==> design/flow/design.v <==
package rv32_pkg;
  typedef logic [31:0] u32;
  typedef enum logic [3:0] {
    ALU_ADD, ALU_SUB, ALU_AND, ALU_OR, ALU_XOR,
    ALU_SLT, ALU_SLTU, ALU_SLL, ALU_SRL, ALU_SRA
  } alu_op_e;
  typedef enum logic [2:0] {WB_NONE, WB_ALU, WB_MEM, WB_PC4, WB_IMM} wb_sel_e;
  typedef struct packed {
    logic valid;
    u32 pc;
    u32 instr;
    logic [4:0] rs1, rs2, rd;
    u32 rs1_val, rs2_val;
    u32 imm;
    logic regwrite;
    wb_sel_e wb_sel;
    logic memread;
    logic memwrite;
    logic [1:0] mem_size;  
    logic mem_sign;  
    logic is_branch;
    logic is_jal;
    logic is_jalr;
    logic [2:0] br_funct3;
    alu_op_e alu_op;
    logic alu_src_imm;  
  } idex_t;
  typedef struct packed {
    logic valid;
    u32 pc;
    u32 pc4;
    u32 alu_y;
    u32 rs2_fwd;  
    logic [4:0] rd;
    logic regwrite;
    wb_sel_e wb_sel;
    logic memread;
    logic memwrite;
    logic [1:0] mem_size;
    logic mem_sign;
    logic took_branch;
    u32 br_target;
  } exmem_t;
  typedef struct packed {
    logic valid;
    u32 pc4;
    u32 alu_y;
    u32 mem_rdata;
    logic [4:0] rd;
    logic regwrite;
    wb_sel_e wb_sel;
  } memwb_t;
endpackage
module rv32_alu (
  input rv32_pkg::alu_op_e op,
  input logic [31:0] a,
  input logic [31:0] b,
  output logic [31:0] y
);
  logic signed [31:0] as, bs;
  always_comb begin
    as = $signed(a);
    bs = $signed(b);
    y = 32'd0;
    unique case (op)
      rv32_pkg::ALU_ADD : y = a + b;
      rv32_pkg::ALU_SUB : y = a - b;
      rv32_pkg::ALU_AND : y = a & b;
      rv32_pkg::ALU_OR  : y = a | b;
      rv32_pkg::ALU_XOR : y = a ^ b;
      rv32_pkg::ALU_SLT : y = (as < bs) ? 32'd1 : 32'd0;
      rv32_pkg::ALU_SLTU: y = (a  < b ) ? 32'd1 : 32'd0;
      rv32_pkg::ALU_SLL : y = a << b[4:0];
      rv32_pkg::ALU_SRL : y = a >> b[4:0];
      rv32_pkg::ALU_SRA : y = as >>> b[4:0];
      default : y = 32'd0;
    endcase
  end
endmodule
module rv32_branch_unit (
  input logic is_branch,
  input logic [2:0] br_funct3,
  input logic is_jal,
  input logic is_jalr,
  input logic [31:0] pc,
  input logic [31:0] rs1,
  input logic [31:0] rs2,
  input logic [31:0] imm,
  output logic took,
  output logic [31:0] target
);
  logic signed [31:0] rs1s, rs2s;
  always_comb begin
    rs1s = $signed(rs1);
    rs2s = $signed(rs2);
    took = 1'b0;
    target = pc + 32'd4;
    if (is_jal) begin
      took = 1'b1;
      target = pc + imm;
    end else if (is_jalr) begin
      took = 1'b1;
      target = (rs1 + imm) & 32'hFFFF_FFFE;  
    end else if (is_branch) begin
      unique case (br_funct3)
        3'b000: took = (rs1 == rs2);  
        3'b001: took = (rs1 != rs2);  
        3'b100: took = (rs1s < rs2s);  
        3'b101: took = (rs1s >= rs2s);  
        3'b110: took = (rs1 < rs2);  
        3'b111: took = (rs1 >= rs2);  
        default: took = 1'b0;
      endcase
      target = pc + imm;
    end
  end
endmodule
module rv32_decode (
  input logic [31:0] instr,
  output logic regwrite,
  output rv32_pkg::wb_sel_e wb_sel,
  output logic memread,
  output logic memwrite,
  output logic [1:0] mem_size,  
  output logic mem_sign,  
  output rv32_pkg::alu_op_e alu_op,
  output logic alu_src_imm,
  output logic is_branch,
  output logic [2:0] br_funct3,
  output logic is_jal,
  output logic is_jalr,
  output logic [31:0] imm
);
  logic [6:0] opcode;
  logic [2:0] funct3;
  logic [6:0] funct7;
  function automatic logic [31:0] imm_i(input logic [31:0] i);
    imm_i = {{20{i[31]}}, i[31:20]};
  endfunction
  function automatic logic [31:0] imm_s(input logic [31:0] i);
    imm_s = {{20{i[31]}}, i[31:25], i[11:7]};
  endfunction
  function automatic logic [31:0] imm_b(input logic [31:0] i);
    imm_b = {{19{i[31]}}, i[31], i[7], i[30:25], i[11:8], 1'b0};
  endfunction
  function automatic logic [31:0] imm_u(input logic [31:0] i);
    imm_u = {i[31:12], 12'b0};
  endfunction
  function automatic logic [31:0] imm_j(input logic [31:0] i);
    imm_j = {{11{i[31]}}, i[31], i[19:12], i[20], i[30:21], 1'b0};
  endfunction
  always_comb begin
    opcode = instr[6:0];
    funct3 = instr[14:12];
    funct7 = instr[31:25];
    regwrite = 1'b0;
    wb_sel = rv32_pkg::WB_NONE;
    memread = 1'b0;
    memwrite = 1'b0;
    mem_size = 2'd2;  
    mem_sign = 1'b1;
    alu_op = rv32_pkg::ALU_ADD;
    alu_src_imm = 1'b0;
    is_branch = 1'b0;
    br_funct3 = funct3;
    is_jal = 1'b0;
    is_jalr = 1'b0;
    imm = 32'd0;
    unique case (opcode)
      7'b0110111: begin
        regwrite = 1'b1;
        wb_sel = rv32_pkg::WB_ALU;  
        alu_op = rv32_pkg::ALU_ADD;
        alu_src_imm = 1'b1;
        imm = imm_u(instr);
      end
      7'b0010111: begin
        regwrite = 1'b1;
        wb_sel = rv32_pkg::WB_ALU;  
        alu_op = rv32_pkg::ALU_ADD;
        alu_src_imm = 1'b1;
        imm = imm_u(instr);
      end
      7'b1101111: begin
        regwrite = 1'b1;
        wb_sel = rv32_pkg::WB_PC4;
        is_jal = 1'b1;
        imm = imm_j(instr);
      end
      7'b1100111: begin
        regwrite = 1'b1;
        wb_sel = rv32_pkg::WB_PC4;
        is_jalr = 1'b1;
        alu_op = rv32_pkg::ALU_ADD;
        alu_src_imm = 1'b1;
        imm = imm_i(instr);
      end
      7'b1100011: begin
        is_branch = 1'b1;
        br_funct3 = funct3;
        imm = imm_b(instr);
      end
      7'b0000011: begin
        regwrite = 1'b1;
        wb_sel = rv32_pkg::WB_MEM;
        memread = 1'b1;
        alu_op = rv32_pkg::ALU_ADD;
        alu_src_imm = 1'b1;
        imm = imm_i(instr);
        unique case (funct3)
          3'b000: begin mem_size = 2'd0; mem_sign = 1'b1; end  
          3'b001: begin mem_size = 2'd1; mem_sign = 1'b1; end  
          3'b010: begin mem_size = 2'd2; mem_sign = 1'b1; end  
          3'b100: begin mem_size = 2'd0; mem_sign = 1'b0; end  
          3'b101: begin mem_size = 2'd1; mem_sign = 1'b0; end  
          default: begin
            regwrite = 1'b0; memread = 1'b0; wb_sel = rv32_pkg::WB_NONE;
          end
        endcase
      end
      7'b0100011: begin
        memwrite = 1'b1;
        alu_op = rv32_pkg::ALU_ADD;
        alu_src_imm = 1'b1;
        imm = imm_s(instr);
        unique case (funct3)
          3'b000: mem_size = 2'd0;  
          3'b001: mem_size = 2'd1;  
          3'b010: mem_size = 2'd2;  
          default: begin
            memwrite = 1'b0;
          end
        endcase
      end
      7'b0010011: begin
        regwrite = 1'b1;
        wb_sel = rv32_pkg::WB_ALU;
        alu_src_imm = 1'b1;
        imm = imm_i(instr);
        unique case (funct3)
          3'b000: alu_op = rv32_pkg::ALU_ADD;  
          3'b010: alu_op = rv32_pkg::ALU_SLT;  
          3'b011: alu_op = rv32_pkg::ALU_SLTU;  
          3'b100: alu_op = rv32_pkg::ALU_XOR;  
          3'b110: alu_op = rv32_pkg::ALU_OR;  
          3'b111: alu_op = rv32_pkg::ALU_AND;  
          3'b001: alu_op = rv32_pkg::ALU_SLL;  
          3'b101: begin
            alu_op = (instr[30] == 1'b1) ? rv32_pkg::ALU_SRA : rv32_pkg::ALU_SRL;
          end
          default: begin
            regwrite = 1'b0; wb_sel = rv32_pkg::WB_NONE;
          end
        endcase
      end
      7'b0110011: begin
        regwrite = 1'b1;
        wb_sel = rv32_pkg::WB_ALU;
        alu_src_imm = 1'b0;
        unique case (funct3)
          3'b000: alu_op = (funct7 == 7'b0100000) ? rv32_pkg::ALU_SUB : rv32_pkg::ALU_ADD;
          3'b001: alu_op = rv32_pkg::ALU_SLL;
          3'b010: alu_op = rv32_pkg::ALU_SLT;
          3'b011: alu_op = rv32_pkg::ALU_SLTU;
          3'b100: alu_op = rv32_pkg::ALU_XOR;
          3'b101: alu_op = (funct7 == 7'b0100000) ? rv32_pkg::ALU_SRA : rv32_pkg::ALU_SRL;
          3'b110: alu_op = rv32_pkg::ALU_OR;
          3'b111: alu_op = rv32_pkg::ALU_AND;
          default: begin
            regwrite = 1'b0; wb_sel = rv32_pkg::WB_NONE;
          end
        endcase
      end
      default: begin
      end
    endcase
  end
endmodule
module rv32_forward (
  input logic [4:0] idex_rs1,
  input logic [4:0] idex_rs2,
  input logic exmem_regwrite,
  input logic [4:0] exmem_rd,
  input logic memwb_regwrite,
  input logic [4:0] memwb_rd,
  output logic [1:0] fwd_a_sel,
  output logic [1:0] fwd_b_sel
);
  always_comb begin
    fwd_a_sel = 2'b00;
    fwd_b_sel = 2'b00;
    if (exmem_regwrite && (exmem_rd != 5'd0) && (exmem_rd == idex_rs1)) fwd_a_sel = 2'b01;
    else if (memwb_regwrite && (memwb_rd != 5'd0) && (memwb_rd == idex_rs1)) fwd_a_sel = 2'b10;
    if (exmem_regwrite && (exmem_rd != 5'd0) && (exmem_rd == idex_rs2)) fwd_b_sel = 2'b01;
    else if (memwb_regwrite && (memwb_rd != 5'd0) && (memwb_rd == idex_rs2)) fwd_b_sel = 2'b10;
  end
endmodule
module rv32_hazard (
  input logic ifid_valid,
  input logic idex_valid,
  input logic idex_memread,
  input logic [4:0] ifid_rs1,
  input logic [4:0] ifid_rs2,
  input logic [4:0] idex_rd,
  output logic stall_if,
  output logic stall_id
);
  logic hazard;
  always_comb begin
    hazard = 1'b0;
    if (ifid_valid && idex_valid && idex_memread && (idex_rd != 5'd0)) begin
      if ((idex_rd == ifid_rs1) || (idex_rd == ifid_rs2)) hazard = 1'b1;
    end
    stall_if = hazard;
    stall_id = hazard;
  end
endmodule
module rv32_memmap (
  input logic [31:0] addr,
  output logic is_mmio,
  output logic mmio_we,
  output logic [31:0] mmio_addr
);
  always_comb begin
    is_mmio = 1'b0;
    mmio_we = 1'b0;
    mmio_addr = addr;
    if (addr[31:28] == 4'hF) begin
      is_mmio = 1'b1;
      mmio_we = 1'b0;
    end
  end
endmodule
module rv32_regfile (
  input logic clk,
  input logic rst_n,
  input logic [4:0] raddr1,
  input logic [4:0] raddr2,
  output logic [31:0] rdata1,
  output logic [31:0] rdata2,
  input logic we,
  input logic [4:0] waddr,
  input logic [31:0] wdata
);
  logic [31:0] regs [31:0];
  always_ff @(posedge clk) begin
    if (!rst_n) begin
    end else begin
      if (we && (waddr != 5'd0)) regs[waddr] <= wdata;
      regs[5'd0] <= 32'd0;
    end
  end
  always_comb begin
    rdata1 = (raddr1 == 5'd0) ? 32'd0 : regs[raddr1];
    rdata2 = (raddr2 == 5'd0) ? 32'd0 : regs[raddr2];
  end
endmodule
module rv32_core (
  input logic clk,
  input logic rst_n,
  output logic [31:0] imem_addr,
  input logic [31:0] imem_rdata,
  output logic dmem_valid,
  output logic dmem_we,
  output logic [31:0] dmem_addr,
  output logic [31:0] dmem_wdata,
  output logic [3:0] dmem_wstrb,
  input logic dmem_ready,
  input logic [31:0] dmem_rdata,
  output logic mmio_we,
  output logic [31:0] mmio_addr,
  output logic [31:0] mmio_wdata,
  input logic [31:0] mmio_rdata
);
  logic [31:0] pc_q, pc_d;
  logic [31:0] if_pc4;
  logic [31:0] if_instr;
  logic ifid_valid_q, ifid_valid_d;
  logic [31:0] ifid_pc_q, ifid_pc_d;
  logic [31:0] ifid_instr_q, ifid_instr_d;
  rv32_pkg::idex_t idex_q;
  rv32_pkg::idex_t idex_d;
  rv32_pkg::exmem_t exmem_q;
  rv32_pkg::exmem_t exmem_d;
  rv32_pkg::memwb_t memwb_q;
  rv32_pkg::memwb_t memwb_d;
  logic [4:0] rs1, rs2, rd;
  logic [31:0] rs1_val, rs2_val;
  logic dec_regwrite, dec_memread, dec_memwrite;
  logic [1:0] dec_mem_size;
  logic dec_mem_sign;
  rv32_pkg::wb_sel_e dec_wb_sel;
  rv32_pkg::alu_op_e dec_alu_op;
  logic dec_alu_src_imm;
  logic dec_is_branch, dec_is_jal, dec_is_jalr;
  logic [2:0] dec_br_funct3;
  logic [31:0] dec_imm;
  logic stall_if, stall_id;
  logic flush_ifid, flush_idex;
  logic [1:0] fwd_a_sel, fwd_b_sel;  
  logic [31:0] ex_op_a, ex_op_b, ex_op_b_raw;
  logic [31:0] alu_y;
  logic took_branch;
  logic [31:0] br_target;
  logic [31:0] pc_next_seq;
  logic [31:0] wb_data;
  assign imem_addr = pc_q;
  assign if_instr = imem_rdata;
  assign if_pc4 = pc_q + 32'd4;
  assign pc_next_seq = if_pc4;
  assign rs1 = ifid_instr_q[19:15];
  assign rs2 = ifid_instr_q[24:20];
  assign rd = ifid_instr_q[11:7];
  logic [31:0] rf_rdata1, rf_rdata2;
  rv32_regfile u_rf (
    .clk(clk), .rst_n(rst_n),
    .raddr1(rs1), .raddr2(rs2),
    .rdata1(rf_rdata1), .rdata2(rf_rdata2),
    .we(memwb_q.regwrite && memwb_q.valid && !stall_mem),
    .waddr(memwb_q.rd),
    .wdata(wb_data)
  );
  assign rs1_val = (memwb_q.regwrite && memwb_q.valid && (memwb_q.rd != 5'd0) && (memwb_q.rd == rs1)) ? wb_data : rf_rdata1;
  assign rs2_val = (memwb_q.regwrite && memwb_q.valid && (memwb_q.rd != 5'd0) && (memwb_q.rd == rs2)) ? wb_data : rf_rdata2;
  rv32_decode u_dec (
    .instr(ifid_instr_q),
    .regwrite(dec_regwrite),
    .wb_sel(dec_wb_sel),
    .memread(dec_memread),
    .memwrite(dec_memwrite),
    .mem_size(dec_mem_size),
    .mem_sign(dec_mem_sign),
    .alu_op(dec_alu_op),
    .alu_src_imm(dec_alu_src_imm),
    .is_branch(dec_is_branch),
    .br_funct3(dec_br_funct3),
    .is_jal(dec_is_jal),
    .is_jalr(dec_is_jalr),
    .imm(dec_imm)
  );
  rv32_hazard u_haz (
    .ifid_valid(ifid_valid_q),
    .idex_valid(idex_q.valid),
    .idex_memread(idex_q.memread),
    .ifid_rs1(rs1),
    .ifid_rs2(rs2),
    .idex_rd(idex_q.rd),
    .stall_if(stall_if),
    .stall_id(stall_id)
  );
  rv32_forward u_fwd (
    .idex_rs1(idex_q.rs1),
    .idex_rs2(idex_q.rs2),
    .exmem_regwrite(exmem_q.regwrite && exmem_q.valid),
    .exmem_rd(exmem_q.rd),
    .memwb_regwrite(memwb_q.regwrite && memwb_q.valid),
    .memwb_rd(memwb_q.rd),
    .fwd_a_sel(fwd_a_sel),
    .fwd_b_sel(fwd_b_sel)
  );
  always_comb begin
    flush_ifid = took_branch;
    flush_idex = took_branch;
  end
  always_comb begin
    idex_d = '0;
    idex_d.valid = ifid_valid_q && !flush_idex && !stall_id;
    idex_d.pc = ifid_pc_q;
    idex_d.instr = ifid_instr_q;
    idex_d.rs1 = rs1;
    idex_d.rs2 = rs2;
    idex_d.rd = rd;
    idex_d.rs1_val = rs1_val;
    idex_d.rs2_val = rs2_val;
    idex_d.imm = dec_imm;
    idex_d.regwrite = dec_regwrite;
    idex_d.wb_sel = dec_wb_sel;
    idex_d.memread = dec_memread;
    idex_d.memwrite = dec_memwrite;
    idex_d.mem_size = dec_mem_size;
    idex_d.mem_sign = dec_mem_sign;
    idex_d.is_branch = dec_is_branch;
    idex_d.br_funct3 = dec_br_funct3;
    idex_d.is_jal = dec_is_jal;
    idex_d.is_jalr = dec_is_jalr;
    idex_d.alu_op = dec_alu_op;
    idex_d.alu_src_imm = dec_alu_src_imm;
    if (stall_id) begin
      idex_d = '0;
    end
  end
  logic [6:0] ex_opcode;
  assign ex_opcode = idex_q.instr[6:0];
  always_comb begin
    ex_op_a = idex_q.rs1_val;
    ex_op_b_raw = idex_q.rs2_val;
    case (fwd_a_sel)
      2'b01: ex_op_a = exmem_q.alu_y;
      2'b10: ex_op_a = wb_data;
      default:   ;
    endcase
    case (fwd_b_sel)
      2'b01: ex_op_b_raw = exmem_q.alu_y;
      2'b10: ex_op_b_raw = wb_data;
      default:   ;
    endcase
    if (ex_opcode == 7'b0110111) begin
      ex_op_a = 32'd0;
    end else if (ex_opcode == 7'b0010111) begin
      ex_op_a = idex_q.pc;
    end
  end
  assign ex_op_b = (idex_q.alu_src_imm) ? idex_q.imm : ex_op_b_raw;
  rv32_alu u_alu (
    .op(idex_q.alu_op),
    .a(ex_op_a),
    .b(ex_op_b),
    .y(alu_y)
  );
  rv32_branch_unit u_bru (
    .is_branch(idex_q.is_branch && idex_q.valid),
    .br_funct3(idex_q.br_funct3),
    .is_jal(idex_q.is_jal && idex_q.valid),
    .is_jalr(idex_q.is_jalr && idex_q.valid),
    .pc(idex_q.pc),
    .rs1(ex_op_a),
    .rs2(ex_op_b_raw),
    .imm(idex_q.imm),
    .took(took_branch),
    .target(br_target)
  );
  always_comb begin
    pc_d = pc_q;
    if (!stall_if) begin
      pc_d = took_branch ? br_target : pc_next_seq;
    end
  end
  always_comb begin
    exmem_d = '0;
    exmem_d.valid = idex_q.valid;
    exmem_d.pc4 = idex_q.pc + 32'd4;
    exmem_d.alu_y = alu_y;
    exmem_d.rs2_fwd = ex_op_b_raw;
    exmem_d.rd = idex_q.rd;
    exmem_d.regwrite = idex_q.regwrite;
    exmem_d.wb_sel = idex_q.wb_sel;
    exmem_d.memread = idex_q.memread;
    exmem_d.memwrite = idex_q.memwrite;
    exmem_d.mem_size = idex_q.mem_size;
    exmem_d.mem_sign = idex_q.mem_sign;
    exmem_d.took_branch = took_branch;
    exmem_d.br_target = br_target;
  end
  logic mem_is_mmio, mem_mmio_we_unused;
  logic mem_rd, mem_wr;
  logic stall_mem;
  logic [3:0] mem_strb;
  logic [31:0] mem_wdata, mem_raw, mem_shifted, mem_load;
  rv32_memmap u_mm (
    .addr(exmem_q.alu_y),
    .is_mmio(mem_is_mmio),
    .mmio_we(mem_mmio_we_unused),
    .mmio_addr(mmio_addr)
  );
  assign mem_rd = exmem_q.valid && exmem_q.memread;
  assign mem_wr = exmem_q.valid && exmem_q.memwrite;
  always_comb begin
    unique case (exmem_q.mem_size)
      2'd0: begin
        mem_wdata = {4{exmem_q.rs2_fwd[7:0]}};
        mem_strb = 4'b0001 << exmem_q.alu_y[1:0];
      end
      2'd1: begin
        mem_wdata = {2{exmem_q.rs2_fwd[15:0]}};
        mem_strb = exmem_q.alu_y[1] ? 4'b1100 : 4'b0011;
      end
      default: begin
        mem_wdata = exmem_q.rs2_fwd;
        mem_strb = 4'b1111;
      end
    endcase
  end
  assign dmem_valid = (mem_rd || mem_wr) && !mem_is_mmio;
  assign dmem_we = mem_wr && !mem_is_mmio;
  assign dmem_addr = exmem_q.alu_y;
  assign dmem_wdata = mem_wdata;
  assign dmem_wstrb = mem_strb;
  assign mmio_we = mem_wr && mem_is_mmio;
  assign mmio_wdata = mem_wdata;
  assign stall_mem = dmem_valid && !dmem_ready;
  always_comb begin
    mem_raw = mem_is_mmio ? mmio_rdata : dmem_rdata;
    mem_shifted = mem_raw >> {exmem_q.alu_y[1:0], 3'b000};
    unique case (exmem_q.mem_size)
      2'd0: mem_load = {{24{exmem_q.mem_sign & mem_shifted[7]}}, mem_shifted[7:0]};
      2'd1: mem_load = {{16{exmem_q.mem_sign & mem_shifted[15]}}, mem_shifted[15:0]};
      default: mem_load = mem_shifted;
    endcase
  end
  always_comb begin
    memwb_d = '0;
    memwb_d.valid = exmem_q.valid;
    memwb_d.pc4 = exmem_q.pc4;
    memwb_d.alu_y = exmem_q.alu_y;
    memwb_d.mem_rdata = mem_load;
    memwb_d.rd = exmem_q.rd;
    memwb_d.regwrite = exmem_q.regwrite;
    memwb_d.wb_sel = exmem_q.wb_sel;
  end
  always_comb begin
    wb_data = 32'd0;
    unique case (memwb_q.wb_sel)
      rv32_pkg::WB_ALU: wb_data = memwb_q.alu_y;
      rv32_pkg::WB_MEM: wb_data = memwb_q.mem_rdata;
      rv32_pkg::WB_PC4: wb_data = memwb_q.pc4;
      rv32_pkg::WB_IMM: wb_data = memwb_q.alu_y;
      default: wb_data = 32'd0;
    endcase
  end
  always_ff @(posedge clk) begin
    if (!rst_n) begin
      pc_q <= 32'd0;
      ifid_valid_q <= 1'b0;
      ifid_pc_q <= 32'd0;
      ifid_instr_q <= 32'd0;
      idex_q <= '0;
      exmem_q <= '0;
      memwb_q <= '0;
    end else if (!stall_mem) begin
      pc_q <= pc_d;
      if (!stall_if) begin
        ifid_valid_q <= 1'b1;
        ifid_pc_q <= pc_q;
        ifid_instr_q <= if_instr;
      end
      if (flush_ifid) begin
        ifid_valid_q <= 1'b0;
      end
      idex_q <= idex_d;
      exmem_q <= exmem_d;
      memwb_q <= memwb_d;
    end
  end
endmodule
==> design/flow/run.sh <==
#!/bin/bash
# the make line also repeats each setting of config.mk as NAME=value (left out here)
make -C /OpenROAD-flow-scripts/flow DESIGN_CONFIG=/design/flow/config.mk WORK_HOME=/design/flow/orfs CLKGATE_MAP_FILE= finish
==> design/flow/config.mk <==
export PLATFORM = sky130hd
export DESIGN_NAME = rv32_core
export DESIGN_NICKNAME = rv32_core
export VERILOG_FILES = /design/flow/design.v
export SDC_FILE = /design/flow/constraint.sdc
export NUM_CORES = 4
export LEC_CHECK = 0
export CAP_MARGIN = 20
export CELL_PAD_IN_SITES_GLOBAL_PLACEMENT = 1
export CORE_ASPECT_RATIO = 1.51
export CORE_MARGIN = 2
export CORE_UTILIZATION = 58
export CTS_CLUSTER_DIAMETER = 100
export GPL_ROUTABILITY_DRIVEN = 1
export SLEW_MARGIN = 35
export TNS_END_PERCENT = 85
==> design/flow/constraint.sdc <==
create_clock -name core_clock -period 5.86 [get_ports {clk}]
set_input_delay 1.1720 -clock core_clock [delete_from_list [all_inputs] [get_ports {clk}]]
set_output_delay 1.1720 -clock core_clock [all_outputs]
set_load 0.01 [all_outputs]
==> results of run 1 <==
## area by class of cell
class                           count  area, sq um  share of cell area
Antenna cell                       17         42.5            0.000441
Inverter                          193          732             0.00759
Timing Repair Buffer              801         7400              0.0767
Clock buffer                      194         4060              0.0421
Sequential cell                  1516        40300               0.418
Clock inverter                     70          847             0.00879
Multi-Input combinational cell   4669        40600               0.422
Tap cell                         1903         2380              0.0247
## metal layers
layer	wire length, um	part of all wire	up-vias
met5	548	0.0014	-
met4	54600	0.14	42
met3	51200	0.13	2674
met2	175000	0.44	7523
met1	113000	0.29	35000
li1	-	-	27800
## repair_timing
item                                    CTS  global route
pin swaps                                 1             1
setup buffers                             1             2
endpoints found under the setup margin    8            34
resized                                   7            33
endpoints found under the hold margin     0             0
hold buffers                              0             0
==> results.yml, run 1 <==
# physical design summary
logic_synthesis:
  topCellsByArea: "edfxtp_1 (36%), mux4_2 (17%), dfxtp_1 (13%), a21oi_1 (2.9%), nand2_1 (2.9%)"
  ys_sh_xor: 0.0159
  adder_share: 0.0296
  post-synth-top-count-cell: "edfxtp_1"
  mux_share: 0.204
  synth.avg_cell_area_sq_um: 11.9
  synth_cells: 7022
  synth-area-yosys_sq_um: 83900
  synth_cell_type_count: 108
  ys_cells: 7022
  edf_count: 992
  ys_seq_frac: 0.480
  synth_warnings: 8
  ys_sh_aoi: 0.134
  ys_sh_simple: 0.0924
  synthTopLogicFamily: "multiplexers"
  yosys.area.top_type_share: 0.355
  synth_nets: 7317
  synthesis.area_sq_um: 83900
  synthArstFlopShare: 0
  synth_flop_count: 1516
  synth_top_flop_cell: "edfxtp_1"
  top_area_cell: "edfxtp_1"
  ys_top_cells_by_count: "edfxtp_1 (992), nand2_1 (644), mux4_2 (643), nor2_1 (549), dfxtp_1 (524)"
sta:
  drv_slew: 0
  finalHoldViolCount: 0
  clock_skew_ps: 84.9
  finalSetupViolations: 1
  min_period_ps: 6050
  finalClockPeriodUsage: 1.03
  tns_ps: -186
  slew_headroom: 0.280
  setup_ws_ps: -186
  worst_pin_slew_ps: 1080
  hold-worst-slack_ps: 453
  rsz0062_at_grt: "yes"
  max_freq_mhz: 165
worst_setup_path:
  start_kind: "register"
  slowest_stage: "a221oi_1"
  ff2ff_setup_slack_ps: -190
  end_kind: "register"
  critPathKind: "register to register"
  critPathMaxFanout: 29
  r2r_start: "memwb_q[1]$_SDFFE_PN0N_"
  cp_common_cell: "buf_4"
  arrival_ps: 6750
  path_cells: "buf_12 -> mux2_2 -> a22oi_1 -> inv_1 -> nor4_1 -> o311ai_2 -> buf_4 -> ha_1 -> buf_4 -> a221oi_1 -> buf_4 -> o221ai_1 -> o21ai_0 -> buf_4 -> buf_4 -> mux2i_1 -> xnor2_1 -> a221oi_1 -> buf_4 -> o211ai_1 -> a21o_1 -> a32o_1"
  rr_endpoint: "exmem_q[90]$_SDFFE_PN0N_"
  critical-path-max-stage-delay_ps: 690
  worstSetupEndpoint: "exmem_q[90]$_SDFFE_PN0N_"
  crit_path_start: "memwb_q[1]$_SDFFE_PN0N_"
  critPathTopFamily: "AND-OR/OR-AND gates"
  required_ps: 6570
  worstRegToRegCells: 22
  path_buffers: 8
  cp_num_cells: 22
floorplan:
  core_area_sq_um: 144000
  initial_core_util: 0.583
  die_area_sq_um: 148000
  chipWidth_um: 313
  die_h_um: 471
  io_pins: 266
  rows: 171
detailed_routing:
  wire_per_inst_um: 42.1
  drtPass1Iterations: 9
  avgViaCountPerCell: 7.80
  drc: 0
  drt_iter0_drc: 12100
  wl_um: 394000
  vias: 73000
  drtAntennaViolNets: 0
cells_and_area:
  final.fill_count: 9861
  stdcell_count: 9363
  nets: 7622
  synthToLayoutAreaGrowth_pct: 15.0
  utilization: 0.671
  final_area_sq_um: 96400
cts:
  clkSlewWorstSetupHoldPaths_ps: 60
  clock_latency_ps: 890
  cts.sinks: 1516
  cts-root-buf: "clkbuf_16"
  cts.path.max_buffers: 3
  cts_tree: "yes"
  htreeDepth: 4
  cts_buffers: 146
power_and_ir_drop:
  switching_share: 0.288
  p_int_mw: 18.4
  switchingPower_mw: 7.44
  pwr-share-comb: 0.145
  seq-power_mw: 11.9
  power-top-group: "registers"
  p_total_mw: 25.8
  power.share.clock: 0.396
  p_leak_nw: 35.8
  pg_comb_mw: 3.74
  seq_power_share: 0.459
  power.density_nw_per_um2: 268
  peakVddDrop_mv: 0.347
  p_clk_mw: 10.2
flow_run:
  warnings: 112
  maxCapViolCount: 0
global_route:
  use_met2: 0.801
  grt_pass1_vias: 71100
  grt.total_usage: 0.529
  use_met3: 0.187
  top_usage_layer: "met2"
  antenna_found_initial: 37
  grt.overflow.total: 0
  grt_max_degree: 190
  grt_pass1_wl_um: 547000
  use_met1: 0.554
hold_path:
  holdPathStages: 2
  worstHoldStart: "idex_q[13]$_SDFFE_PN0N_"
  holdCritPathClass: "register to register"
  hold_end: "exmem_q[35]$_SDFFE_PN0N_"
placed_design:
  placed_area_sq_um: 91100
  gp_congestion: 1.12
  dp_cells: 9077
  place_ws_ps: -260
  port_buffers: 265
  dp_hpwl_um: 254000
outcome:
  status: "finished with violations"
  check-failures: "setup timing"
==> inputs of run 2 (changes only) <==
Settings changed: CELL_PAD_IN_SITES_GLOBAL_PLACEMENT 1 to unset, CORE_ASPECT_RATIO 1.51 to unset, CORE_UTILIZATION 58 to 40, CTS_CLUSTER_DIAMETER 100 to unset, GPL_ROUTABILITY_DRIVEN 1 to unset, HOLD_SLACK_MARGIN set to 0.08, PLACE_DENSITY set to 0.43, SLEW_MARGIN 35 to 20, TNS_END_PERCENT 85 to unset.
Clock period 5.86 ns to 8.0 ns, I/O delays scaled along.
==> results.yml, run 2 <==
# physical design summary
cts:
  cts.path.max_buffers: 3
  clkSlewWorstSetupHoldPaths_ps: 70
  cts-hold-fix-buffers: 0
  clock_latency_ps: 880
  cts-root-buf: "clkbuf_16"
  cts.sinks: 1516
  cts_tree: "yes"
  htreeDepth: 4
  cts_resized: 0
  cts_buffers: 175
  post-cts-setup-buffers: 0
floorplan:
  die_area_sq_um: 213000
  chipWidth_um: 462
  core_area_sq_um: 209000
  io_pins: 266
  die_h_um: 462
  rows: 168
  initial_core_util: 0.401
sta:
  clock_skew_ps: 64.3
  min_period_ps: 7150
  drv_slew: 0
  slew_headroom: 0.177
  tns_ps: 0
  finalHoldViolCount: 0
  finalClockPeriodUsage: 0.894
  worst_pin_slew_ps: 1230
  rsz0062_at_grt: "no"
  finalSetupViolations: 0
  max_freq_mhz: 140
power_and_ir_drop:
  power-top-group: "registers"
  switching_share: 0.284
  p_int_mw: 14.1
  power.density_nw_per_um2: 205
  seq_power_share: 0.443
  pg_comb_mw: 2.56
  pwr-share-comb: 0.130
  switchingPower_mw: 5.58
  p_clk_mw: 8.40
  power.share.clock: 0.427
  seq-power_mw: 8.70
  p_leak_nw: 34.9
  peakVddDrop_mv: 0.240
worst_setup_path:
  required_ps: 8810
  worstRegToRegCells: 19
  path_cells: "xnor2_1 -> and2_1 -> nand3_2 -> buf_4 -> nor2_1 -> a21oi_1 -> o21ai_0 -> inv_1 -> ha_1 -> nand4_1 -> nor4_1 -> a21boi_0 -> o31ai_1 -> nor4bb_1 -> or4_1 -> o21ai_4 -> nand2_1 -> a211o_1 -> a31oi_1"
  start_kind: "register"
  rr_endpoint: "pc_q[10]$_SDFFE_PN0P_"
  crit_path_start: "memwb_q[5]$_SDFFE_PN0N_"
  arrival_ps: 7960
  r2r_start: "memwb_q[5]$_SDFFE_PN0N_"
  critPathTopFamily: "simple AND/OR/NAND/NOR gates"
  critPathMaxFanout: 37
  ff2ff_setup_slack_ps: 850
  worstSetupEndpoint: "pc_q[10]$_SDFFE_PN0P_"
  critical-path-max-stage-delay_ps: 730
  critPathKind: "register to register"
  cp_num_cells: 19
  slowest_stage: "dfxtp_1"
  end_kind: "register"
  path_buffers: 2
logic_synthesis:
  synth_nets: 7317
  topCellsByArea: "edfxtp_1 (36%), mux4_2 (17%), dfxtp_1 (13%), a21oi_1 (2.9%), nand2_1 (2.9%)"
  synthArstFlopShare: 0
  ys_sh_simple: 0.0924
  synth_cells: 7022
  adder_share: 0.0296
  synth.avg_cell_area_sq_um: 11.9
  ys_sh_aoi: 0.134
  mux_share: 0.204
  post-synth-top-count-cell: "edfxtp_1"
  top_area_cell: "edfxtp_1"
  synth-area-yosys_sq_um: 83900
  synth_cell_type_count: 108
  edf_count: 992
  ys_seq_frac: 0.480
  synth_top_flop_cell: "edfxtp_1"
  ys_cells: 7022
  ys_sh_xor: 0.0159
  synth_flop_count: 1516
  ys_top_cells_by_count: "edfxtp_1 (992), nand2_1 (644), mux4_2 (643), nor2_1 (549), dfxtp_1 (524)"
  synthTopLogicFamily: "multiplexers"
  yosys.area.top_type_share: 0.355
  synthesis.area_sq_um: 83900
  synth_warnings: 8
global_route:
  grt_pass1_wl_um: 519000
  grt.total_usage: 0.350
  grt_pass1_vias: 63200
  antenna_found_initial: 13
  grt.overflow.total: 0
  grt_max_degree: 139
placed_design:
  dp_hpwl_um: 262000
  placed_area_sq_um: 90000
  gp_congestion: 1.01
  port_buffers: 265
hold_path:
  holdCritPathClass: "register to register"
  worstHoldStart: "memwb_q[47]$_SDFFE_PN0N_"
  holdPathStages: 2
  hold_end: "memwb_q[47]$_SDFFE_PN0N_"
detailed_routing:
  wl_um: 378000
  drtAntennaViolNets: 0
  drc: 0
  drt_iter0_drc: 7904
  wire_per_inst_um: 37.5
  drtPass1Iterations: 8
  vias: 65400
  avgViaCountPerCell: 6.49
flow_run:
  warnings: 104
  maxCapViolCount: 0
cells_and_area:
  final_area_sq_um: 96000
  synthToLayoutAreaGrowth_pct: 14.5
  nets: 7400
outcome:
  status: "timing/DRC/antenna clean"
-- run 2: final cells by class --
class / count / area, sq um
antenna: 7 / 17.5
clock buffer: 246 / 4900
clock inverter: 84 / 1080
fill: 19200 / 113000
inverter: 193 / 732
multi-input combinational: 4669 / 40400
sequential: 1516 / 40300
tap: 2805 / 3510
timing repair buffer: 550 / 5050
-- run 2: metrics by stage --
stage,cells,setup slack [ps],total power [mW],util,hold WS (ps)
5_1_grt,10100,580,20.2,0.459,467
4_1_cts,10100,1030,19.7,0.459,451
6_report,10100,847,19.7,0.459,452
3_3_place_gp,9729,1060,11.4,0.430,437
3_5_place_dp,9731,1010,11.3,0.431,442
2_1_floorplan,7022,1900,10.2,-,428
-- run 2: layer usage --
metal / vias up / routed length, um / global-route usage
met4: 2 / 24100 / 0.192
met1: 34000 / 153000 / 0.464
met2: 3152 / 174000 / 0.552
li1: 27400 / - / -
met5: - / 17 / 0
met3: 763 / 26300 / 0.0520
==> inputs of run 3 (changes only) <==
Settings changed: ABC_AREA set to 1, CORE_UTILIZATION 40 to 72, CTS_CLUSTER_DIAMETER set to 95, HOLD_SLACK_MARGIN 0.08 to unset, PLACE_DENSITY 0.43 to unset, PLACE_DENSITY_LB_ADDON set to 0.0, SETUP_SLACK_MARGIN set to 0.36.
Clock period 8.0 ns to 2.02 ns, I/O delays scaled along.
==> results.yml, run 3 <==
# yosys + openroad results
logic_synthesis:
  ys_sh_simple: 0.208
  synth_nets: 11200
  yosys.area.top_type_share: 0.342
  synthTopLogicFamily: "AND-OR/OR-AND gates"
  synth_cell_type_count: 67
  ys_cells: 10900
  synth_top_flop_cell: "edfxtp_1"
  ys_sh_xor: 0.0106
  ys_sh_aoi: 0.214
  ys_top_cells_by_count: "nand2_1 (1,623), o21ai_0 (1,587), nor2_1 (1,518), edfxtp_1 (992), nand3_1 (904)"
  post-synth-top-count-cell: "nand2_1"
  edf_count: 992
  synth-area-yosys_sq_um: 87000
  mux_share: 0.00207
  topCellsByArea: "edfxtp_1 (34%), dfxtp_1 (12%), o21ai_0 (9.1%), nand2_1 (7.0%), nor2_1 (6.6%)"
  ys_seq_frac: 0.463
  synth_flop_count: 1516
  synth_warnings: 8
  top_area_cell: "edfxtp_1"
  synth_cells: 10900
  adder_share: 0.0285
  synthArstFlopShare: 0
  synth.avg_cell_area_sq_um: 7.98
  synthesis.area_sq_um: 87000
global_route:
  grt.overflow.total: 5045
  grt.total_usage: 0.983
placed_design:
  port_buffers: 265
  place_ws_ps: -2540
  dp_hpwl_um: 277000
  placed_area_sq_um: 106000
  gp_congestion: 1.30
floorplan:
  initial_core_util: 0.726
  rows: 127
  chipWidth_um: 352
  die_h_um: 352
  core_area_sq_um: 120000
  die_area_sq_um: 124000
  io_pins: 266
cts:
  htreeDepth: 4
  cts.path.max_buffers: 3
  cts_buffers: 153
  cts-hold-fix-buffers: 0
  cts.sinks: 1516
  cts-root-buf: "clkbuf_16"
outcome:
  status: "aborted with a tool error"
  error: "[ERROR GRT-0116] Global routing finished with congestion. Check the congestion regions in the DRC Viewer."
  haltStage: "global routing (5_1_grt)"
==> run 3: repair_timing <==
item | in CTS
cloned | 8
pin swaps | 147
hold endpoints to repair | 0
gates resized | 565
endpoints found under the setup margin | 2612
buffers inserted | 99
==> run 3: metrics by stage <==
stage,cells,hold slack [ps]
4_1_cts,14100,85.7
3_5_place_dp,13700,432
3_3_place_gp,13700,425
2_1_floorplan,10900,417
==> run 3: per-layer routing <==
layer  GRT overflow  track usage
met5             67        0.823
met4           1310         1.03
met3            376        0.911
met2           2924         1.09
met1            368        0.933
==> inputs of run 4 (changes only) <==
Settings changed: ABC_AREA 1 to unset, CORE_UTILIZATION 72 to 55, CTS_CLUSTER_DIAMETER 95 to unset, CTS_CLUSTER_SIZE set to 98, PLACE_DENSITY set to 0.6, PLACE_DENSITY_LB_ADDON 0.0 to unset, SETUP_SLACK_MARGIN 0.36 to unset.
Clock period 2.02 ns to 4.81 ns, I/O delays scaled along.
==> results.yml, run 4 <==
# physical design summary
power_and_ir_drop:
  seq_power_share: 0.444
  pg_comb_mw: 5.17
  power.density_nw_per_um2: 314
  switching_share: 0.278
  p_clk_mw: 12.8
  power.share.clock: 0.396
  seq-power_mw: 14.3
  peakVddDrop_mv: 0.400
  power-top-group: "registers"
  pwr-share-comb: 0.160
  p_int_mw: 23.3
  p_leak_nw: 38.8
  switchingPower_mw: 8.99
outcome:
  status: "finished with violations"
  check-failures: "setup timing"
flow_run:
  maxCapViolCount: 0
  warnings: 108
cells_and_area:
  nets: 8106
  final_area_sq_um: 103000
  utilization: 0.678
  synthToLayoutAreaGrowth_pct: 22.7
floorplan:
  die_h_um: 394
  initial_core_util: 0.553
  die_area_sq_um: 156000
  core_area_sq_um: 152000
  io_pins: 266
  chipWidth_um: 394
  rows: 143
sta:
  finalSetupViolations: 49
  finalClockPeriodUsage: 1.07
  setup_ws_ps: -329
  worst_pin_slew_ps: 1150
  rsz0062_at_grt: "yes"
  finalHoldViolCount: 0
  min_period_ps: 5140
  max_freq_mhz: 195
  clock_skew_ps: 85.4
  drv_slew: 0
  tns_ps: -10670
  slew_headroom: 0.230
  hold-worst-slack_ps: 448
detailed_routing:
  avgViaCountPerCell: 7.01
  drt_iter0_drc: 9927
  vias: 70000
  drtPass1Iterations: 9
  drtAntennaViolNets: 0
  drc: 0
  wire_per_inst_um: 35.1
  wl_um: 350000
logic_synthesis:
  topCellsByArea: "edfxtp_1 (36%), mux4_2 (17%), dfxtp_1 (13%), a21oi_1 (2.9%), nand2_1 (2.9%)"
  synth_nets: 7317
  ys_sh_simple: 0.0924
  post-synth-top-count-cell: "edfxtp_1"
  synth.avg_cell_area_sq_um: 11.9
  synth-area-yosys_sq_um: 83900
  synth_top_flop_cell: "edfxtp_1"
  synthTopLogicFamily: "multiplexers"
  ys_sh_xor: 0.0159
  ys_top_cells_by_count: "edfxtp_1 (992), nand2_1 (644), mux4_2 (643), nor2_1 (549), dfxtp_1 (524)"
  synth_flop_count: 1516
  ys_cells: 7022
  synthesis.area_sq_um: 83900
  yosys.area.top_type_share: 0.355
  synth_cells: 7022
  synth_cell_type_count: 108
  ys_sh_aoi: 0.134
  adder_share: 0.0296
  top_area_cell: "edfxtp_1"
  mux_share: 0.204
  edf_count: 992
  synthArstFlopShare: 0
  ys_seq_frac: 0.480
  synth_warnings: 8
worst_setup_path:
  r2r_start: "memwb_q[8]$_SDFFE_PN0N_"
  start_kind: "register"
  ff2ff_setup_slack_ps: -330
  critPathKind: "register to register"
  path_buffers: 8
  cp_num_cells: 26
  slowest_stage: "or4_4"
  critPathMaxFanout: 6
  cp_common_cell: "buf_6"
  worstRegToRegCells: 26
  critPathTopFamily: "AND-OR/OR-AND gates"
  rr_endpoint: "pc_q[25]$_SDFFE_PN0P_"
  end_kind: "register"
  worstSetupEndpoint: "pc_q[25]$_SDFFE_PN0P_"
  crit_path_start: "memwb_q[8]$_SDFFE_PN0N_"
  critical-path-max-stage-delay_ps: 580
  required_ps: 5510
  arrival_ps: 5840
hold_path:
  holdPathStages: 2
  hold_end: "exmem_q[41]$_SDFFE_PN0N_"
  worstHoldStart: "idex_q[19]$_SDFFE_PN0N_"
  holdCritPathClass: "register to register"
cts:
  cts_tree: "yes"
  cts.sinks: 1516
  cts_buffers: 159
  cts.path.max_buffers: 3
  clock_latency_ps: 830
  cts-hold-fix-buffers: 0
  htreeDepth: 4
  cts-root-buf: "clkbuf_16"
  clkSlewWorstSetupHoldPaths_ps: 70
global_route:
  grt_max_degree: 172
  grt.total_usage: 0.440
  grt_pass1_wl_um: 493000
  grt.overflow.total: 0
  antenna_found_initial: 11
  grt_pass1_vias: 67700
placed_design:
  place_ws_ps: -834
  placed_area_sq_um: 94500
  port_buffers: 265
  gp_congestion: 1.09
  dp_hpwl_um: 242000
## run 4: layout make-up
type / count / area (sq um)
well taps: 2030 / 2540
multi-input cells: 4671 / 42600
diodes: 2 / 5.00
fillers: 11200 / 48800
inverters: 193 / 761
clock buffers: 206 / 4300
flip-flops and latches: 1516 / 40300
clock inverters: 87 / 1090
repair buffers: 1270 / 11300
## run 4: metrics by stage
step	power, mW	cells
2_1_floorplan	17.0	7022
3_3_place_gp	19.2	9581
3_5_place_dp	19.2	9581
4_1_cts	32.0	9946
5_1_grt	33.0	9973
6_report	32.3	9975
## run 4: repair_timing
action | in CTS | in global routing
resized | 329 | 150
endpoints found under the hold margin | 0 | 0
buffers inserted | 74 | 30
pin swaps | 119 | 68
setup endpoints to repair | 57 | 58
cloned | 4 | 1
## run 4: metal layers
layer | vias up | track usage | part of all wire
met2 | 5134 | 0.687 | 0.46
met4 | 14 | 0.317 | 0.089
li1 | 28800 | - | -
met5 | - | 0 | 0.00029
met1 | 34700 | 0.544 | 0.34
met3 | 1327 | 0.0978 | 0.11
==> inputs of run 5 (changes only) <==
Settings changed: ABC_AREA set to 1, CORE_UTILIZATION 55 to 32, CTS_CLUSTER_SIZE 98 to unset, MAX_ROUTING_LAYER set to met5, PLACE_DENSITY 0.6 to unset, SLEW_MARGIN 20 to 40.
Clock period 4.81 ns to 5.77 ns, I/O delays scaled along.
==> results.yml, run 5 <==
# physical design summary
sta:
  min_period_ps: 5550
  slew_headroom: 0.334
  finalHoldViolCount: 0
  worst_pin_slew_ps: 989
  setup_ws_ps: 216
  tns_ps: 0
  rsz0062_at_grt: "no"
  finalSetupViolations: 0
  finalClockPeriodUsage: 0.962
  clock_skew_ps: 86.2
  drv_slew: 0
  max_freq_mhz: 180
detailed_routing:
  drt_iter0_drc: 14000
  wl_um: 397000
  wire_per_inst_um: 27.4
  drtAntennaViolNets: 0
  avgViaCountPerCell: 5.96
  drtPass1Iterations: 8
  drc: 0
  vias: 86300
worst_setup_path:
  end_kind: "register"
  critPathKind: "register to register"
  rr_endpoint: "exmem_q[96]$_SDFFE_PN0N_"
  required_ps: 6500
  crit_path_start: "memwb_q[8]$_SDFFE_PN0N_"
  slowest_stage: "a2111oi_1"
  path_buffers: 6
  cp_common_cell: "nand2_1"
  worstRegToRegCells: 27
  critPathTopFamily: "AND-OR/OR-AND gates"
  worstSetupEndpoint: "exmem_q[96]$_SDFFE_PN0N_"
  arrival_ps: 6280
  r2r_start: "memwb_q[8]$_SDFFE_PN0N_"
  ff2ff_setup_slack_ps: 220
  critical-path-max-stage-delay_ps: 690
  critPathMaxFanout: 12
  cp_num_cells: 27
  start_kind: "register"
power_and_ir_drop:
  power.share.clock: 0.403
  power.density_nw_per_um2: 278
  switchingPower_mw: 8.47
  peakVddDrop_mv: 0.304
  power-top-group: "registers"
  p_clk_mw: 11.1
  pg_comb_mw: 4.61
  p_leak_nw: 38.4
  pwr-share-comb: 0.167
  p_total_mw: 27.6
  seq_power_share: 0.430
  p_int_mw: 19.2
  switching_share: 0.306
  seq-power_mw: 11.9
placed_design:
  port_buffers: 265
  place_ws_ps: 357
  placed_area_sq_um: 93600
  gp_congestion: 1.07
  dp_hpwl_um: 254000
logic_synthesis:
  ys_seq_frac: 0.463
  synth_top_flop_cell: "edfxtp_1"
  yosys.area.top_type_share: 0.342
  edf_count: 992
  synth_nets: 11200
  synthArstFlopShare: 0
  synth_warnings: 8
  synth_cells: 10900
  synth-area-yosys_sq_um: 87000
  topCellsByArea: "edfxtp_1 (34%), dfxtp_1 (12%), o21ai_0 (9.1%), nand2_1 (7.0%), nor2_1 (6.6%)"
  ys_cells: 10900
  synth_flop_count: 1516
  ys_sh_xor: 0.0106
  synth_cell_type_count: 67
  ys_sh_simple: 0.208
  synth.avg_cell_area_sq_um: 7.98
  top_area_cell: "edfxtp_1"
  ys_sh_aoi: 0.214
  post-synth-top-count-cell: "nand2_1"
  ys_top_cells_by_count: "nand2_1 (1,623), o21ai_0 (1,587), nor2_1 (1,518), edfxtp_1 (992), nand3_1 (904)"
  synthTopLogicFamily: "AND-OR/OR-AND gates"
  adder_share: 0.0285
  synthesis.area_sq_um: 87000
  mux_share: 0.00207
hold_path:
  holdPathStages: 2
  hold_end: "idex_q[165]$_SDFFE_PN0N_"
  worstHoldStart: "ifid_pc_q[2]$_SDFFE_PN0P_"
  holdCritPathClass: "register to register"
global_route:
  grt.total_usage: 0.273
  antenna_found_initial: 18
  grt_pass1_wl_um: 561000
  grt_max_degree: 177
  grt_pass1_vias: 78000
  grt.overflow.total: 0
cells_and_area:
  combGateArea_sq_um: 40600
  nets: 11100
  final.fill_count: 27900
  final_area_sq_um: 99400
  seq_area_sq_um: 40300
  utilization: 0.368
  synthToLayoutAreaGrowth_pct: 14.3
floorplan:
  io_pins: 266
  rows: 191
  die_h_um: 525
  initial_core_util: 0.322
  chipWidth_um: 525
  core_area_sq_um: 271000
  die_area_sq_um: 276000
cts:
  post-cts-setup-buffers: 0
  clkSlewWorstSetupHoldPaths_ps: 60
  cts_resized: 0
  cts.sinks: 1516
  cts-hold-fix-buffers: 0
  cts_tree: "yes"
  cts-root-buf: "clkbuf_16"
  cts.path.max_buffers: 3
  clock_latency_ps: 870
  cts_buffers: 169
  htreeDepth: 4
flow_run:
  maxCapViolCount: 0
  warnings: 134
outcome:
  status: "timing/DRC/antenna clean"
[run 5: layout make-up]
type                    count  share of cell area
multi-input cells        7842               0.409
clock buffers             245              0.0490
clock inverters            72             0.00866
well taps                3570              0.0449
flip-flops and latches   1516               0.405
diodes                      4            0.000101
repair buffers            587              0.0583
inverters                 646              0.0251
[run 5: per-layer routing]
metal / global-route usage / up-vias / wire [um]
met3: 0.0641 / 1191 / 47900
met4: 0.165 / 12 / 28400
met1: 0.362 / 41000 / 154000
li1: - / 38100 / -
met5: 0 / - / 90
met2: 0.403 / 5971 / 167000
[run 5: per-stage QoR]
stage          std cells  hold slack (ps)
6_report           14500              426
5_1_grt            14500              448
4_1_cts            14500              422
3_5_place_dp       14200              431
3_3_place_gp       14200              426
2_1_floorplan      10900              417
==> inputs of run 6 (changes only) <==
Settings changed: ABC_AREA 1 to unset, CORE_UTILIZATION 32 to 70, MAX_ROUTING_LAYER met5 to met4, PLACE_DENSITY set to 0.6, SLEW_MARGIN 40 to 20.
Clock period 5.77 ns to 6.26 ns, I/O delays scaled along.
==> results.yml, run 6 <==
# yosys + openroad results
placed_design:
  gp_congestion: 1.21
  port_buffers: 265
  place_ws_ps: -110
  placed_area_sq_um: 88600
  dp_hpwl_um: 260000
  dp_cells: 8555
logic_synthesis:
  ys_sh_simple: 0.0924
  topCellsByArea: "edfxtp_1 (36%), mux4_2 (17%), dfxtp_1 (13%), a21oi_1 (2.9%), nand2_1 (2.9%)"
  ys_seq_frac: 0.480
  synth_nets: 7317
  synth_top_flop_cell: "edfxtp_1"
  top_area_cell: "edfxtp_1"
  ys_sh_xor: 0.0159
  ys_cells: 7022
  post-synth-top-count-cell: "edfxtp_1"
  synth_cell_type_count: 108
  mux_share: 0.204
  yosys.area.top_type_share: 0.355
  synthesis.area_sq_um: 83900
  synthArstFlopShare: 0
  synthTopLogicFamily: "multiplexers"
  ys_top_cells_by_count: "edfxtp_1 (992), nand2_1 (644), mux4_2 (643), nor2_1 (549), dfxtp_1 (524)"
  synth-area-yosys_sq_um: 83900
  synth.avg_cell_area_sq_um: 11.9
  synth_warnings: 8
  ys_sh_aoi: 0.134
  adder_share: 0.0296
  synth_flop_count: 1516
  synth_cells: 7022
  edf_count: 992
cts:
  cts_buffers: 155
  cts.sinks: 1516
  cts.path.max_buffers: 3
  htreeDepth: 4
  cts-hold-fix-buffers: 0
  cts-root-buf: "clkbuf_16"
floorplan:
  die_h_um: 350
  die_area_sq_um: 123000
  core_area_sq_um: 118000
  rows: 126
  io_pins: 266
  initial_core_util: 0.708
  chipWidth_um: 350
outcome:
  error: "[ERROR GRT-0116] Global routing finished with congestion. Check the congestion regions in the DRC Viewer."
  haltStage: "global routing (5_1_grt)"
  status: "aborted with a tool error"
global_route:
  grt.overflow.total: 1361
  grt.total_usage: 0.894
[run 6: metrics by stage]
stage               power (mW)  hold slack [ps]
floorplan                 13.0              428
global placement          14.3              436
detailed placement        14.3              446
CTS                       24.1              456
[run 6: per-layer routing]
| metal | GRT usage | overflow |
|---|---|---|
| met1 | 0.892 | 261 |
| met3 | 0.823 | 346 |
| met2 | 0.969 | 490 |
| met5 | - | - |
| met4 | 0.853 | 264 |
[run 6: what timing repair did]
action                                  in CTS
resized                                      6
endpoints found under the setup margin      20
pin swaps                                    1
setup buffers                                1
hold endpoints to repair                     0
==> inputs of run 7 (changes only) <==
Settings changed: CORE_ASPECT_RATIO set to 1.27, CORE_MARGIN 2 to 4, CORE_UTILIZATION 70 to 17, GPL_ROUTABILITY_DRIVEN set to 0, HOLD_SLACK_MARGIN set to 0.08, MAX_ROUTING_LAYER met4 to met5, PLACE_DENSITY 0.6 to unset, PLACE_DENSITY_LB_ADDON set to 0.25, SETUP_SLACK_MARGIN set to 1.18, SLEW_MARGIN 20 to 0.
Clock period 6.26 ns to 8.0 ns, I/O delays scaled along.
==> results.yml, run 7 <==
# physical design summary
logic_synthesis:
  synth_cell_type_count: 108
  synth.avg_cell_area_sq_um: 11.9
  synth_top_flop_cell: "edfxtp_1"
  synth_flop_count: 1516
  ys_sh_xor: 0.0159
  ys_seq_frac: 0.480
  synth-area-yosys_sq_um: 83900
  ys_top_cells_by_count: "edfxtp_1 (992), nand2_1 (644), mux4_2 (643), nor2_1 (549), dfxtp_1 (524)"
  yosys.area.top_type_share: 0.355
  ys_cells: 7022
  topCellsByArea: "edfxtp_1 (36%), mux4_2 (17%), dfxtp_1 (13%), a21oi_1 (2.9%), nand2_1 (2.9%)"
  synth_cells: 7022
  adder_share: 0.0296
  synthesis.area_sq_um: 83900
  top_area_cell: "edfxtp_1"
  synth_nets: 7317
  post-synth-top-count-cell: "edfxtp_1"
  synth_warnings: 8
  ys_sh_aoi: 0.134
  synthTopLogicFamily: "multiplexers"
  edf_count: 992
  ys_sh_simple: 0.0924
  synthArstFlopShare: 0
  mux_share: 0.204
detailed_routing:
  wl_um: 408000
  drtPass1Iterations: 6
  drtAntennaViolNets: 0
  vias: 64700
  avgViaCountPerCell: 4.68
  wire_per_inst_um: 29.6
  drt_iter0_drc: 6767
  drc: 0
placed_design:
  dp_hpwl_um: 287000
  port_buffers: 265
  place_ws_ps: 881
  placed_area_sq_um: 94600
sta:
  drv_slew: 0
  clock_skew_ps: 113
  finalHoldViolCount: 0
  hold-worst-slack_ps: 451
  tns_ps: 0
  finalSetupViolations: 0
  max_freq_mhz: 149
  setup_ws_ps: 1300
  rsz0062_at_grt: "no"
  worst_pin_slew_ps: 1270
  slew_headroom: 0.155
  min_period_ps: 6700
  finalClockPeriodUsage: 0.837
power_and_ir_drop:
  pwr-share-comb: 0.132
  p_int_mw: 14.0
  power.density_nw_per_um2: 194
  pg_comb_mw: 2.56
  p_clk_mw: 8.18
  power.share.clock: 0.421
  switching_share: 0.278
  p_leak_nw: 34.7
  seq-power_mw: 8.68
  seq_power_share: 0.447
  peakVddDrop_mv: 0.161
  switchingPower_mw: 5.40
  power-top-group: "registers"
worst_setup_path:
  arrival_ps: 7450
  slowest_stage: "a2111oi_1"
  worstSetupEndpoint: "exmem_q[103]$_SDFFE_PN0N_"
  start_kind: "register"
  ff2ff_setup_slack_ps: 1300
  required_ps: 8750
  path_buffers: 8
  path_cells: "mux2_1 -> a22oi_2 -> inv_1 -> buf_4 -> mux2i_1 -> o21ai_1 -> buf_4 -> buf_4 -> inv_1 -> fa_1 -> nor2b_1 -> o31ai_2 -> a211oi_1 -> buf_4 -> a2111oi_1 -> buf_4 -> o41ai_1 -> buf_4 -> a211oi_1 -> nor2_1 -> o41ai_1 -> xnor2_1 -> o221ai_1 -> o221a_2"
  critPathTopFamily: "AND-OR/OR-AND gates"
  cp_common_cell: "buf_4"
  worstRegToRegCells: 24
  cp_num_cells: 24
  end_kind: "register"
  critPathKind: "register to register"
  r2r_start: "memwb_q[1]$_SDFFE_PN0N_"
  crit_path_start: "memwb_q[1]$_SDFFE_PN0N_"
  rr_endpoint: "exmem_q[103]$_SDFFE_PN0N_"
  critical-path-max-stage-delay_ps: 550
  critPathMaxFanout: 32
floorplan:
  die_h_um: 799
  die_area_sq_um: 505000
  chipWidth_um: 631
  io_pins: 266
  initial_core_util: 0.171
  rows: 290
  core_area_sq_um: 491000
hold_path:
  worstHoldStart: "memwb_q[69]$_SDFFE_PN0N_"
  holdPathStages: 2
  hold_end: "memwb_q[69]$_SDFFE_PN0N_"
  holdCritPathClass: "register to register"
cts:
  cts.path.max_buffers: 4
  clock_latency_ps: 890
  cts-root-buf: "clkbuf_16"
  htreeDepth: 4
  cts.sinks: 1516
  cts_buffers: 169
  clkSlewWorstSetupHoldPaths_ps: 60
  cts_tree: "yes"
  cts-hold-fix-buffers: 0
global_route:
  grt.total_usage: 0.156
  grt.overflow.total: 0
  antenna_found_initial: 18
  grt_max_degree: 186
  grt_pass1_vias: 64900
  grt_pass1_wl_um: 553000
flow_run:
  warnings: 97
  maxCapViolCount: 0
cells_and_area:
  synthToLayoutAreaGrowth_pct: 19.6
  utilization: 0.204
  final_area_sq_um: 100000
  nets: 7389
outcome:
  status: "timing/DRC/antenna clean"
[run 7: layout make-up]
class | count | area [sq um]
Antenna cell | 14 | 35.0
Clock buffer | 223 | 4680
Clock inverter | 78 | 911
Fill cell | 53000 | 391000
Inverter | 193 | 739
Multi-Input combinational cell | 4669 | 40500
Sequential cell | 1516 | 40300
Tap cell | 6570 | 8220
Timing Repair Buffer | 543 | 4930
Timing Repair inverter | 2 | 10.0
[run 7: what timing repair did]
item	in CTS	in global routing
endpoints found under the setup margin	17	40
cloned	2	0
resized	13	15
pin swaps	1	0
setup buffers	5	0
[run 7: through the flow]
step                      power (mW)  cells
after floorplan                 10.2   7022
after global placement          11.4  13500
after detailed placement        11.3  13500
after CTS                       19.6  13800
after global routing            20.0  13800
final                           19.4  13800
[run 7: metal layers]
layer  global-route usage  up-vias  wire length, um
met2                0.269     3017           200000
met1                0.166    33200           142000
met3               0.0277     1064            24800
met4                0.129       10            41200
met5                    0        -               65
li1                     -    27300                -
==> inputs of run 8 (changes only) <==
Settings changed: CELL_PAD_IN_SITES_GLOBAL_PLACEMENT set to 1, CORE_ASPECT_RATIO 1.27 to 0.5, CORE_MARGIN 4 to 2, CORE_UTILIZATION 17 to 65, CTS_CLUSTER_DIAMETER set to 283, CTS_CLUSTER_SIZE set to 98, GPL_ROUTABILITY_DRIVEN 0 to 1, HOLD_SLACK_MARGIN 0.08 to unset, MAX_ROUTING_LAYER met5 to unset, PLACE_DENSITY set to 0.41, PLACE_DENSITY_LB_ADDON 0.25 to unset, SETUP_SLACK_MARGIN 1.18 to 0.58, SLEW_MARGIN 0 to 35, TNS_END_PERCENT set to 85.
Clock period 8.0 ns to 8.66 ns, I/O delays scaled along.
==> results.yml, run 8 <==
# yosys + openroad results
placed_design:
  port_buffers: 265
  gp_congestion: 1.07
logic_synthesis:
  mux_share: 0.204
  synth_cells: 7022
  ys_cells: 7022
  synth_top_flop_cell: "edfxtp_1"
  synthArstFlopShare: 0
  synth_flop_count: 1516
  top_area_cell: "edfxtp_1"
  ys_top_cells_by_count: "edfxtp_1 (992), nand2_1 (644), mux4_2 (643), nor2_1 (549), dfxtp_1 (524)"
  ys_sh_simple: 0.0924
  topCellsByArea: "edfxtp_1 (36%), mux4_2 (17%), dfxtp_1 (13%), a21oi_1 (2.9%), nand2_1 (2.9%)"
  synth_nets: 7317
  yosys.area.top_type_share: 0.355
  edf_count: 992
  synthTopLogicFamily: "multiplexers"
  synth.avg_cell_area_sq_um: 11.9
  synth-area-yosys_sq_um: 83900
  ys_sh_aoi: 0.134
  synth_cell_type_count: 108
  ys_sh_xor: 0.0159
  synth_warnings: 8
  synthesis.area_sq_um: 83900
  ys_seq_frac: 0.480
  post-synth-top-count-cell: "edfxtp_1"
  adder_share: 0.0296
floorplan:
  chipWidth_um: 512
  rows: 93
  core_area_sq_um: 128000
  io_pins: 266
  die_h_um: 258
  die_area_sq_um: 132000
  initial_core_util: 0.653
outcome:
  error: "[ERROR DPL-0033] detailed placement checks failed during check placement."
  haltStage: "detailed placement (3_5_place_dp)"
  status: "aborted with a tool error"
-- run 8: metrics by stage --
| step | area [sq um] | setup WS (ps) | hold slack [ps] | instances |
|---|---|---|---|---|
| after floorplan | 83900 | 2560 | 428 | 7022 |
| after global placement | 87700 | 1380 | 436 | 8550 |
==> inputs of run 9 (changes only) <==
Settings changed: ABC_AREA set to 1, CELL_PAD_IN_SITES_GLOBAL_PLACEMENT 1 to 3, CORE_ASPECT_RATIO 0.5 to unset, CORE_MARGIN 2 to 7, CORE_UTILIZATION 65 to 40, CTS_CLUSTER_DIAMETER 283 to unset, CTS_CLUSTER_SIZE 98 to unset, GPL_ROUTABILITY_DRIVEN 1 to unset, MAX_ROUTING_LAYER set to met4, PLACE_DENSITY 0.41 to 0.6, SETUP_SLACK_MARGIN 0.58 to unset, TNS_END_PERCENT 85 to unset.
Clock period 8.66 ns to 8.0 ns, I/O delays scaled along.
==> results.yml, run 9 <==
# physical design summary
detailed_routing:
  drtAntennaViolNets: 0
  drc: 0
  wl_um: 431000
  wl_met2_um: 196000
  wire_per_inst_um: 31.5
  avgViaCountPerCell: 6.26
  m1WireLength_um: 171000
  top_layer_used: "met4"
  vias: 85700
  drtPass1Iterations: 7
  route.met3.wl_um: 36900
  drt_iter0_drc: 11700
worst_setup_path:
  cp_common_cell: "nand2_1"
  worstRegToRegCells: 27
  slowest_stage: "nand2_1"
  critPathMaxFanout: 22
  cp_num_cells: 27
  start_kind: "register"
  worstSetupEndpoint: "exmem_q[99]$_SDFFE_PN0N_"
  arrival_ps: 8010
  r2r_start: "exmem_q[46]$_SDFFE_PN0N_"
  critical-path-max-stage-delay_ps: 910
  ff2ff_setup_slack_ps: 670
  required_ps: 8680
  crit_path_start: "exmem_q[46]$_SDFFE_PN0N_"
  critPathKind: "register to register"
  critPathTopFamily: "AND-OR/OR-AND gates"
  path_buffers: 7
  end_kind: "register"
  rr_endpoint: "exmem_q[99]$_SDFFE_PN0N_"
cts:
  htreeDepth: 4
  clkSlewWorstSetupHoldPaths_ps: 60
  clock_latency_ps: 870
  cts-root-buf: "clkbuf_16"
  cts.sinks: 1516
  cts_buffers: 176
  post-cts-setup-buffers: 0
  cts.path.max_buffers: 3
  cts_tree: "yes"
  cts_resized: 0
  cts-hold-fix-buffers: 0
sta:
  finalHoldViolCount: 0
  finalSetupViolations: 0
  tns_ps: 0
  setup_ws_ps: 669
  clock_skew_ps: 66.3
  worst_pin_slew_ps: 1030
  slew_headroom: 0.313
  min_period_ps: 7330
  max_freq_mhz: 136
  rsz0062_at_grt: "no"
  hold-worst-slack_ps: 440
  finalClockPeriodUsage: 0.916
  drv_slew: 0
logic_synthesis:
  synthArstFlopShare: 0
  ys_top_cells_by_count: "nand2_1 (1,623), o21ai_0 (1,587), nor2_1 (1,518), edfxtp_1 (992), nand3_1 (904)"
  topCellsByArea: "edfxtp_1 (34%), dfxtp_1 (12%), o21ai_0 (9.1%), nand2_1 (7.0%), nor2_1 (6.6%)"
  synth_cells: 10900
  synthTopLogicFamily: "AND-OR/OR-AND gates"
  synth_warnings: 8
  adder_share: 0.0285
  synthesis.area_sq_um: 87000
  synth_cell_type_count: 67
  ys_seq_frac: 0.463
  ys_sh_xor: 0.0106
  synth.avg_cell_area_sq_um: 7.98
  mux_share: 0.00207
  ys_sh_aoi: 0.214
  ys_cells: 10900
  synth_top_flop_cell: "edfxtp_1"
  ys_sh_simple: 0.208
  edf_count: 992
  synth-area-yosys_sq_um: 87000
  post-synth-top-count-cell: "nand2_1"
  top_area_cell: "edfxtp_1"
  synth_flop_count: 1516
  synth_nets: 11200
  yosys.area.top_type_share: 0.342
power_and_ir_drop:
  power-top-group: "registers"
  power.density_nw_per_um2: 207
  pwr-share-comb: 0.164
  pg_comb_mw: 3.34
  p_total_mw: 20.3
  switchingPower_mw: 6.16
  switching_share: 0.303
  p_clk_mw: 8.43
  seq_power_share: 0.421
  seq-power_mw: 8.55
  peakVddDrop_mv: 0.241
  p_int_mw: 14.2
  power.share.clock: 0.415
  p_leak_nw: 38.1
hold_path:
  holdPathStages: 2
  hold_end: "u_rf.regs[0][6]$_SDFFE_PP0P_"
  worstHoldStart: "u_rf.regs[0][6]$_SDFFE_PP0P_"
  holdCritPathClass: "register to register"
placed_design:
  place_ws_ps: 1020
  gp_congestion: 0.993
  dp_hpwl_um: 285000
  port_buffers: 265
  dp_cells: 13300
cells_and_area:
  nets: 11000
  synthToLayoutAreaGrowth_pct: 12.7
  final.fill_count: 21400
  stdcell_count: 13700
floorplan:
  chipWidth_um: 480
  die_area_sq_um: 231000
  rows: 171
  die_h_um: 480
  core_area_sq_um: 217000
  initial_core_util: 0.402
  io_pins: 266
global_route:
  grt.total_usage: 0.368
  grt_max_degree: 181
  grt_pass1_vias: 81400
  grt_pass1_wl_um: 604000
  antenna_found_initial: 16
  grt.overflow.total: 0
flow_run:
  maxCapViolCount: 0
  warnings: 136
outcome:
  status: "timing/DRC/antenna clean"
[run 9: per-stage QoR]
| stage | area, sq um | util |
|---|---|---|
| 6_report | 98000 | 0.453 |
| 5_1_grt | 98000 | 0.453 |
| 4_1_cts | 97900 | 0.452 |
| 3_5_place_dp | 91900 | 0.424 |
| 3_3_place_gp | 91500 | 0.423 |
| 2_1_floorplan | 87000 | - |
[run 9: layout make-up]
class,instances,area (sq um),share of cell area
Timing Repair Buffer,495,4970,0.0507
Clock inverter,87,1090,0.0111
Inverter,646,2480,0.0253
Tap cell,2854,3570,0.0364
Antenna cell,8,20.0,0.000204
Sequential cell,1516,40300,0.411
Clock buffer,243,4910,0.0501
Multi-Input combinational cell,7842,40600,0.415
[run 9: routing by layer]
metal  track usage  up-vias
li1              -    38000
met1         0.459    41900
met2         0.578     4806
met3        0.0609     1079
met4         0.188        0
met5             -        -
Power and IR drop assume default switching activity.
